// top_level
module top_level
#(parameter WIDTH = 8)
(
	input clk, rst, init, finish, ack,
	input [WIDTH-1:0]
		ori_0,
		ori_1,
		ori_2,
		ori_3,
		ori_4,
		ori_5,
		ori_6,
		ori_7,
		ori_8,
		ori_9,
		ori_10,
		ori_11,
		ori_12,
		ori_13,
		ori_14,
		ori_15,
		ori_16,
		ori_17,
		ori_18,
		ori_19,
		ori_20,
		ori_21,
		ori_22,
		ori_23,
		ori_24,
		ori_25,
		ori_26,
		ori_27,
		ori_28,
		ori_29,
		ori_30,
		ori_31,
		can_0,
		can_1,
		can_2,
		can_3,
		can_4,
		can_5,
		can_6,
		can_7,
		can_8,
		can_9,
		can_10,
		can_11,
		can_12,
		can_13,
		can_14,
		can_15,
		can_16,
		can_17,
		can_18,
		can_19,
		can_20,
		can_21,
		can_22,
		can_23,
		can_24,
		can_25,
		can_26,
		can_27,
		can_28,
		can_29,
		can_30,
		can_31,
	output done,
	output [WIDTH+4:0] out_sad
	);
	reg [WIDTH-1:0] reg_ori_0,
					reg_ori_1,
					reg_ori_2,
					reg_ori_3,
					reg_ori_4,
					reg_ori_5,
					reg_ori_6,
					reg_ori_7,
					reg_ori_8,
					reg_ori_9,
					reg_ori_10,
					reg_ori_11,
					reg_ori_12,
					reg_ori_13,
					reg_ori_14,
					reg_ori_15,
					reg_ori_16,
					reg_ori_17,
					reg_ori_18,
					reg_ori_19,
					reg_ori_20,
					reg_ori_21,
					reg_ori_22,
					reg_ori_23,
					reg_ori_24,
					reg_ori_25,
					reg_ori_26,
					reg_ori_27,
					reg_ori_28,
					reg_ori_29,
					reg_ori_30,
					reg_ori_31,
					reg_can_0,
					reg_can_1,
					reg_can_2,
					reg_can_3,
					reg_can_4,
					reg_can_5,
					reg_can_6,
					reg_can_7,
					reg_can_8,
					reg_can_9,
					reg_can_10,
					reg_can_11,
					reg_can_12,
					reg_can_13,
					reg_can_14,
					reg_can_15,
					reg_can_16,
					reg_can_17,
					reg_can_18,
					reg_can_19,
					reg_can_20,
					reg_can_21,
					reg_can_22,
					reg_can_23,
					reg_can_24,
					reg_can_25,
					reg_can_26,
					reg_can_27,
					reg_can_28,
					reg_can_29,
					reg_can_30,
					reg_can_31;
	wire rst_regs, en;
	control b_control(
		.clk(clk),
		.rst(rst),
		.init(init),
		.finish(finish),
		.ack(ack),
		.en(en),
		.done(done),
		.rst_sad(rst_regs)
		);
	SAD_4x8 b_SAD_4x8(
		.clk(clk),
		.rst(rst_regs),
		.en(en),
		.ori_0(ori_0),
		.ori_1(ori_1),
		.ori_2(ori_2),
		.ori_3(ori_3),
		.ori_4(ori_4),
		.ori_5(ori_5),
		.ori_6(ori_6),
  ...
Size in the first run: ~8200 cells after synthesis, about 530 I/O pins, about 55000 µm² of cells after synthesis.
export LEC_CHECK = 0
export ABC_AREA = 1
export CAP_MARGIN = 20
export CELL_PAD_IN_SITES_GLOBAL_PLACEMENT = 0
export CORE_MARGIN = 2
export CORE_UTILIZATION = 72
export CTS_CLUSTER_DIAMETER = 352
export CTS_CLUSTER_SIZE = 33
export SETUP_SLACK_MARGIN = -0.32
export SLEW_MARGIN = 25
export TNS_END_PERCENT = 75
create_clock -name core_clock -period 3.23 [get_ports {clk}]
run.sh (not shown) runs the stock make flow with config.mk's settings and CLKGATE_MAP_FILE=.
The baseline stopped in global routing (5_1_grt), error GRT-0232.
Then changed:
Settings changed: ABC_AREA 1 to default, CELL_PAD_IN_SITES_GLOBAL_PLACEMENT 0 to default, CORE_UTILIZATION 72 to 58, CTS_CLUSTER_DIAMETER 352 to default, CTS_CLUSTER_SIZE 33 to default, SETUP_SLACK_MARGIN -0.32 to 1.18, SLEW_MARGIN 25 to 20, TNS_END_PERCENT 75 to default.
Clock period 3.23 ns to 4.34 ns, I/O delays scaled along.
Outcome: Now the flow finished but fails on setup timing. Die size is higher by about a fifth. Synthesized cell count is lower by a quarter to a third. Synthesized area is lower by a little under a tenth.
Then changed:
Settings changed: CORE_UTILIZATION 58 to 40, SETUP_SLACK_MARGIN 1.18 to default.
Clock period 4.34 ns to 8.25 ns, I/O delays scaled along.
=> With this change the flow finished with timing, DRC and antenna clean; via count falls by 9.1%; non-clock buffer count falls by 843; clock skew is about the same; utilization falls by 33 points; maximum frequency falls by 7.9%; global-route usage falls by 10 points; design area falls by 14%.
